==> flow/design.v <==
module adder_floating_point(
							input logic signed [31:0]  operand_normalized_ieee_a , operand_normalized_ieee_b , 
							output logic signed [31:0]  final_sum , 
							output logic zero ,
							output logic overflow ,
							output logic underflow ,
							input logic op 
							);
logic carrynan;
logic signed [24:0]  fraction_a , fraction_b ; 
logic signed [24:0] sum ; 
logic [7:0] exponent_a , exponent_b , positive_difference , biggest_exponent;
logic signB;
always_comb
	begin
	sum = 0;
	carrynan = 0;
	overflow = 0;
	underflow = 0;
	signB=op^operand_normalized_ieee_b[31];
		fraction_a [22:0] = operand_normalized_ieee_a [22:0] ;
		fraction_a[23] = 1 ;
		fraction_a[24] = 0 ;
		exponent_a = operand_normalized_ieee_a [30:23] ;
		fraction_b [22:0] = operand_normalized_ieee_b [22:0] ;
		fraction_b[23] = 1 ;
		fraction_b[24] = 0 ;
		exponent_b = operand_normalized_ieee_b [30:23] ;
	if(exponent_a >= exponent_b)
		begin	
			positive_difference = exponent_a - exponent_b;
			fraction_b >>>= positive_difference ;
			biggest_exponent = exponent_a ; 
		end
	else 
		begin
			positive_difference = exponent_b - exponent_a;
			fraction_a>>>= positive_difference ;
			biggest_exponent = exponent_b;
		end
		if (&exponent_a & ~&exponent_b)
			final_sum = operand_normalized_ieee_a ;
		else if (&exponent_b & ~&exponent_a)
			begin	
			final_sum[30:0] = operand_normalized_ieee_b[30:0] ;
			final_sum[31] = signB ;
			end
		else if (&exponent_a & &exponent_b )
			begin
					if (operand_normalized_ieee_a[31] != signB)
							final_sum = 32'b01111111100000000000000000000001 ;
						else 
							begin
								{carrynan,final_sum[22:0]} = fraction_a + fraction_b ;
								final_sum[31] = operand_normalized_ieee_a[31];
								final_sum [30:23] = biggest_exponent ;
								if(carrynan)
									final_sum = 32'b01111111100000000000000000000001 ;
							end
			end
		else if ((operand_normalized_ieee_a==0)&(operand_normalized_ieee_b==0))
						final_sum = 32'b0;
		else if ((~&exponent_a & ~&exponent_b) & (operand_normalized_ieee_a[22:0] == operand_normalized_ieee_b[22:0]) & (operand_normalized_ieee_a[31] != signB) & (exponent_a == exponent_b) )
						final_sum = 32'b0;
			else
				begin
if(operand_normalized_ieee_a[31]==signB)
begin
		sum = fraction_a + fraction_b;	
		final_sum[31]=operand_normalized_ieee_a[31];
		if (sum[24] == 1 )
		begin
			biggest_exponent= biggest_exponent + 1 ;
			sum=sum>>1;
end					
end
else
if (exponent_a > exponent_b)
begin
			sum = fraction_a - fraction_b;	
      final_sum[31]=operand_normalized_ieee_a[31];
end
else if (exponent_a < exponent_b)
  begin
		sum = fraction_b - fraction_a;	
final_sum[31]=signB;
end
else if (fraction_a>=fraction_b)
  begin
		sum=fraction_a - fraction_b;
    final_sum[31]=operand_normalized_ieee_a[31];
end
else
  begin
		sum=fraction_b - fraction_a;
	final_sum[31]=signB;
	end
        if (sum[23]==0)
        for(int i =0 ; i<=23;i=i+1)	
        begin
          if(sum[23]==0)
          begin
            if (biggest_exponent>=1) 
            begin	
            biggest_exponent=biggest_exponent-1;
            sum=sum<<1;
            end
          end
        end
 if (sum[24] == 1 )
		begin
			biggest_exponent= biggest_exponent + 1 ;
			sum=sum>>1;
			end     
final_sum[30:23]=biggest_exponent;
final_sum[22:0]=sum[22:0];
		end
if (biggest_exponent == 0)
			begin
			underflow = 1 ; 
			end
else if (biggest_exponent > 8'd254)
			begin
			overflow = 1 ;
			end
zero = (~|final_sum);
end
endmodule
module fp_adder_top (
    input  logic        clk,
    input  logic        rst,
    input  logic        start,
    input  logic [31:0] operand_normalized_ieee_a,
    input  logic [31:0] operand_normalized_ieee_b,
    input  logic        op,
    output logic [31:0] final_sum,
    output logic        finish,
    output logic        zero,
    output logic        overflow,
    output logic        underflow
);
  logic [31:0] a_q, b_q;
  logic        op_q, valid_q;
  logic [31:0] sum_d;
  logic        zero_d, overflow_d, underflow_d;
  always_ff @(posedge clk) begin
    a_q  <= operand_normalized_ieee_a;
    b_q  <= operand_normalized_ieee_b;
    op_q <= op;
    if (rst) valid_q <= 1'b0;
    else     valid_q <= start;
  end
  adder_floating_point u_add (
      .operand_normalized_ieee_a(a_q),
      .operand_normalized_ieee_b(b_q),
      .final_sum(sum_d),
      .zero(zero_d),
      .overflow(overflow_d),
      .underflow(underflow_d),
      .op(op_q)
  );
  always_ff @(posedge clk) begin
    final_sum <= sum_d;
    zero      <= zero_d;
    overflow  <= overflow_d;
    underflow <= underflow_d;
    if (rst) finish <= 1'b0;
    else     finish <= valid_q;
  end
endmodule
export LEC_CHECK = 0
export CAP_MARGIN = 20
export CORE_MARGIN = 2
export CORE_UTILIZATION = 72
export CTS_CLUSTER_DIAMETER = 358
export CTS_CLUSTER_SIZE = 14
export HOLD_SLACK_MARGIN = -0.08
export PLACE_DENSITY_LB_ADDON = 0.29
export SETUP_SLACK_MARGIN = -1.6
export SLEW_MARGIN = 20
export TNS_END_PERCENT = 30
create_clock -name core_clock -period 21.4 [get_ports {clk}]
run.sh (not shown) runs the stock make flow with config.mk's settings and CLKGATE_MAP_FILE=.
The baseline never finished: it broke off in detailed placement (DPL-0038).
Then changed:
- CORE_UTILIZATION: 72 -> 50
- CTS_CLUSTER_DIAMETER: 358 -> default
- CTS_CLUSTER_SIZE: 14 -> default
- HOLD_SLACK_MARGIN: -0.08 -> default
- PLACE_DENSITY_LB_ADDON: 0.29 -> default
- SETUP_SLACK_MARGIN: -1.6 -> 5.0
- TNS_END_PERCENT: 30 -> default
- clock period: 21.4 -> 21.6 ns (I/O delays scaled with it)
After rerunning:
- The new run completed and failed the layout checks on negative setup slack
- die area rises by 43%
- area after synthesis is unchanged
- synthesized cell count stays the same
Then changed:
- ABC_AREA: default -> 1
- CELL_PAD_IN_SITES_GLOBAL_PLACEMENT: default -> 1
- CORE_UTILIZATION: 50 -> 40
- CTS_CLUSTER_DIAMETER: default -> 268
- CTS_CLUSTER_SIZE: default -> 99
- SETUP_SLACK_MARGIN: 5.0 -> default
- SLEW_MARGIN: 20 -> 0
- clock period: 21.6 -> 40.0 ns (I/O delays scaled with it)
Effect: With this change the flow produced a clean layout. Via count is lower by about 30%. Sequential share of layout area is higher by 2.8 points. Core utilization is lower by 37 points. Setup slack improved by 19 ns. Clock-buffer cell count is higher by 1.
Then changed:
- ABC_AREA: 1 -> 0
- CORE_ASPECT_RATIO: default -> 0.5
First-iteration DRC count rose by well over a third.
Flip-flop count is unchanged.
Clock skew fell by 0.0048 ns.
Routed wire length rose by a quarter to a third.
Count of clock-buffer cells in the layout does not change.
Utilization rose by 2.9 points.
Global-route usage rose by 2.2 points.
Final area rose by about a fifth.
